==> job 3820 <==
==> flow/design.v (excerpt) <==
module FFT_TOB  # ( parameter   DEPTH_BUTTER_ONE    = 8    ,
                                DEPTH_BUTTER_TWO    = 4    ,
                                DEPTH_BUTTER_THREE  = 2    ,
                                DEPTH_BTTER_FOUR    = 1    ,  
                                WIDTH               = 16   ,
                                STAGES              = 6    ,
                                FIXED_POINT         = 11   )
( 
input     wire    signed      [WIDTH-1:0]     Input_re          ,
input     wire    signed      [WIDTH-1:0]     Input_Im          ,
input     wire                                cordic_Valid      ,
input     wire                                clk               ,
input     wire                                rst               ,
output    wire    signed      [WIDTH-1:0]     Output_FFT_Re     ,
output    wire    signed      [WIDTH-1:0]     Output_FFT_Im     ,
output    wire                                Data_Valid    
);
clock: 26.6 ns
lec_check: 0
cap_margin: 20
core_margin: 2
core_utilization: 33
slew_margin: 20
run.sh (not shown) runs the stock make flow with config.mk's settings and CLKGATE_MAP_FILE=.
==> job 2170: changes against job 3820 <==
- ABC_AREA: default -> 1
- CAP_MARGIN: 20 -> 0
- CORE_UTILIZATION: 33 -> 70
- CTS_CLUSTER_DIAMETER: default -> 310
- CTS_CLUSTER_SIZE: default -> 39
- HOLD_SLACK_MARGIN: default -> 0.3
- SETUP_SLACK_MARGIN: default -> 4.06
- TNS_END_PERCENT: default -> 5
==> flow/constraint.sdc (replaced) <==
create_clock -name core_clock -period 15.0 [get_ports {clk}]
set_input_delay 3.0000 -clock core_clock [delete_from_list [all_inputs] [get_ports {clk}]]
set_output_delay 3.0000 -clock core_clock [all_outputs]
set_load 0.01 [all_outputs]
==> job 8034: changes against job 3820 <==
- CORE_UTILIZATION: 33 -> 60
- SETUP_SLACK_MARGIN: default -> 4.56
==> flow/constraint.sdc (replaced) <==
create_clock -name core_clock -period 16.0 [get_ports {clk}]
set_input_delay 3.2000 -clock core_clock [delete_from_list [all_inputs] [get_ports {clk}]]
set_output_delay 3.2000 -clock core_clock [all_outputs]
set_load 0.01 [all_outputs]
==> job 3815: changes against job 3820 <==
- CORE_UTILIZATION: 33 -> 40
==> results <==
First-iteration DRC count, lowest first: job 3820, job 3815, job 8034. Of job 3820 and job 8034, job 3820 has the higher register-to-register slack (gap 10000 ps). The lowest non-clock buffer count belongs to job 3815, the highest to job 8034. Of job 8034 and job 3815, job 3815 has the higher sequential share of layout area (gap 1.6 points). Count of clock-buffer cells in the layout: job 8034 < job 3815 < job 3820. Job 8034 finished but fails on negative setup slack. Job 2170 died in global routing. Job 3815 finished clean. Job 3820 completed without violations. Area after synthesis is the same in job 3820 and job 3815. The lowest clock skew belongs to job 3820, the highest to job 3815.
==> figures <==
| item | job 2170 | job 3820 | job 3815 | job 8034 |
|---|---|---|---|---|
| Outcome | aborted with a tool error | complete, no violations | complete, no violations | failed layout checks |
| Failing step | global routing | - | - | - |
| Reasons for failing layout checks | - | - | - | negative setup slack |
| Slew Viols, Final | - | 0 | 0 | 0 |
| Average instance area after synthesis | 7.95 µm² | 9.25 µm² | 9.25 µm² | 9.25 µm² |
| Class of the most critical setup path | - | in2out | in2out | in2out |
| Number of CTS-inserted buffers | 16 | 56 | 54 | 53 |
| Met2 wire length | - | 75500 µm | 74600 µm | 83100 µm |
| H-tree level count | 1 | 2 | 2 | 2 |
| Total of cells resized after clock tree synthesis | 387 | 236 | 151 | 520 |
| Number of core rows | 102 | 148 | 134 | 109 |
| Hold_ws | - | 448 ps | 363 ps | 438 ps |
| Placed instance count | 8995 | 8551 | 8141 | 8017 |
| Final Skew | - | 19.9 ps | 106 ps | 31.2 ps |
| Area growth, synth to finish | - | 23.1% | 21.1% | 32.8% |
| Proportion of cell area spent on the clock network | - | 2.94% | 2.86% | 2.58% |
| Reg-to-reg critical path startpoint | - | U1_Exponential.counter[0] | U1_Exponential.counter[0] | U1_Butterfly.U1_REGFILE.reg_re[7][0] |
| Clock tree from TritonCTS | - | yes | yes | yes |


==> try-quartz <==
Starting RTL as in the previous note.
make LEC_CHECK=0 ABC_AREA=1 CAP_MARGIN=20 CORE_ASPECT_RATIO=1.05 CORE_MARGIN=2 CORE_UTILIZATION=71 CTS_CLUSTER_DIAMETER=310 CTS_CLUSTER_SIZE=38 GPL_ROUTABILITY_DRIVEN=1 HOLD_SLACK_MARGIN=-0.08 MIN_ROUTING_LAYER=met1 PLACE_DENSITY=0.69 SETUP_SLACK_MARGIN=4.33 SLEW_MARGIN=25 TNS_END_PERCENT=70 finish   # period 14.8 ns
==> inputs of try-ember, as changes to try-quartz <==
ABC_AREA = 0   (was 1)
CORE_UTILIZATION = 72   (was 71)
CTS_CLUSTER_DIAMETER = 31   (was 310)
CTS_CLUSTER_SIZE = 72   (was 38)
SETUP_SLACK_MARGIN = -2.0   (was 4.33)
TNS_END_PERCENT = 30   (was 70)
==> flow/constraint.sdc (replaced) <==
create_clock -name core_clock -period 28.6 [get_ports {clk}]
set_input_delay 5.7200 -clock core_clock [delete_from_list [all_inputs] [get_ports {clk}]]
set_output_delay 5.7200 -clock core_clock [all_outputs]
set_load 0.01 [all_outputs]
==> results <==
- try-quartz never finished: it broke off in global routing (GRT-0232). try-ember reached the layout checks and failed them: setup timing.
- Synthesized area: try-quartz is larger than try-ember (0.78%).
- Synthesized cell count: try-quartz is higher than try-ember (about 17%).
- Against try-quartz, the die size of try-ember is smaller by 2.1%.


==> 04-06: inputs <==
Starting RTL as in the previous note.
export LEC_CHECK = 0
export ABC_AREA = 1
export CAP_MARGIN = 20
export CORE_MARGIN = 2
export CORE_UTILIZATION = 70
export CTS_CLUSTER_DIAMETER = 255
export HOLD_SLACK_MARGIN = 0.3
export SETUP_SLACK_MARGIN = -1.97
export SLEW_MARGIN = 20
create_clock -name core_clock -period 19.9 [get_ports {clk}]
==> 12-23: changes against 04-06 <==
- CORE_ASPECT_RATIO: unset -> 1.05
- CORE_UTILIZATION: 70 -> 72
- CTS_CLUSTER_DIAMETER: 255 -> 31
- CTS_CLUSTER_SIZE: unset -> 72
- GPL_ROUTABILITY_DRIVEN: unset -> 1
- HOLD_SLACK_MARGIN: 0.3 -> -0.08
- MAX_ROUTING_LAYER: unset -> met4
- MIN_ROUTING_LAYER: unset -> met1
- PLACE_DENSITY_LB_ADDON: unset -> 0.21
- SETUP_SLACK_MARGIN: -1.97 -> -1.72
- SLEW_MARGIN: 20 -> 25
- TNS_END_PERCENT: unset -> 5
==> flow/constraint.sdc (replaced) <==
create_clock -name core_clock -period 23.3 [get_ports {clk}]
set_input_delay 4.6600 -clock core_clock [delete_from_list [all_inputs] [get_ports {clk}]]
set_output_delay 4.6600 -clock core_clock [all_outputs]
set_load 0.01 [all_outputs]
==> 02-16: changes against 04-06 <==
- ABC_AREA: 1 -> unset
- CORE_UTILIZATION: 70 -> 64
- CTS_CLUSTER_DIAMETER: 255 -> unset
- HOLD_SLACK_MARGIN: 0.3 -> unset
- SETUP_SLACK_MARGIN: -1.97 -> unset
==> flow/constraint.sdc (replaced) <==
create_clock -name core_clock -period 40.4 [get_ports {clk}]
set_input_delay 8.0800 -clock core_clock [delete_from_list [all_inputs] [get_ports {clk}]]
set_output_delay 8.0800 -clock core_clock [all_outputs]
set_load 0.01 [all_outputs]
==> 10-10: changes against 04-06 <==
- ABC_AREA: 1 -> unset
- CELL_PAD_IN_SITES_GLOBAL_PLACEMENT: unset -> 2
- CORE_UTILIZATION: 70 -> 40
- CTS_CLUSTER_DIAMETER: 255 -> 391
- CTS_CLUSTER_SIZE: unset -> 14
- HOLD_SLACK_MARGIN: 0.3 -> 0.11
- MAX_ROUTING_LAYER: unset -> met4
- PLACE_DENSITY: unset -> 0.93
- SETUP_SLACK_MARGIN: -1.97 -> unset
- TNS_END_PERCENT: unset -> 55
==> flow/constraint.sdc (replaced) <==
create_clock -name core_clock -period 24.2 [get_ports {clk}]
set_input_delay 4.8400 -clock core_clock [delete_from_list [all_inputs] [get_ports {clk}]]
set_output_delay 4.8400 -clock core_clock [all_outputs]
set_load 0.01 [all_outputs]
==> comparison table <==
                                                                                         04-06                     02-16                   12-23                  10-10
Flop count                                                                                 491                       491                       -                    491
Max cap viols                                                                                0                         0                       -                      0
Die height                                                                            282.7 um                  294.3 um                285.5 um               371.2 um
Run status                                                                     failed layout checks  no timing/DRC/antenna violations  stopped before the end        failed layout checks
Last stage reached                                                                           -                         -          global routing                      -
Violated checks                                                                   setup timing                         -                       -           setup timing
Fp util                                                                                 70.39%                    64.54%                  72.47%                 40.36%
Arrival time of data at the critical path endpoint                                    19.97 ns                  27.26 ns                       -               20.40 ns
Placement-stage cell area                                                         0.06384 mm^2              0.05564 mm^2            0.06242 mm^2           0.06293 mm^2
Final tally of setup violations                                                             32                         0                       -                     17
Placer congestion estimate                                                               1.043                     1.035                   1.027                  1.009
Sum of net half-perimeters after detailed placement                                  127600 um                 112200 um               130100 um              124100 um
Post-synthesis cell count                                                                 6833                      5829                    6833                   5829
FA/HA/MAJ Cells, Area Fraction                                                          35.15%                    35.43%                  35.15%                 35.43%
Final setup skew                                                                    0.05049 ns                0.09266 ns                       -             0.04297 ns
Count of TritonRoute iterations in the first routing pass                                    9                         6                       -                      5
Fill cell instance count of the final layout                                              3611                      6759                       -                  12110
Library cell contributing the largest single delay on the critical path  sky130_fd_sc_hd__fa_1  sky130_fd_sc_hd__o22ai_1                       -  sky130_fd_sc_hd__fa_1
AND-OR/OR-AND Cells, Area Fraction                                                      9.383%                    10.83%                  9.383%                 10.83%
Number of buffer and inverter stages on the critical path                                   24                        13                       -                     17
Worst slack at placement                                                             -4.518 ns                  5.369 ns               -2.745 ns              -2.667 ns
Worst Setup EP                                                               Output_FFT_Re[15]         Output_FFT_Re[15]                       -      Output_FFT_Im[15]
Post-synthesis cell area                                                          0.05435 mm^2              0.05393 mm^2            0.05435 mm^2           0.05393 mm^2
Sum of routed wire length over all layers                                            195500 um                 142200 um                       -              157100 um
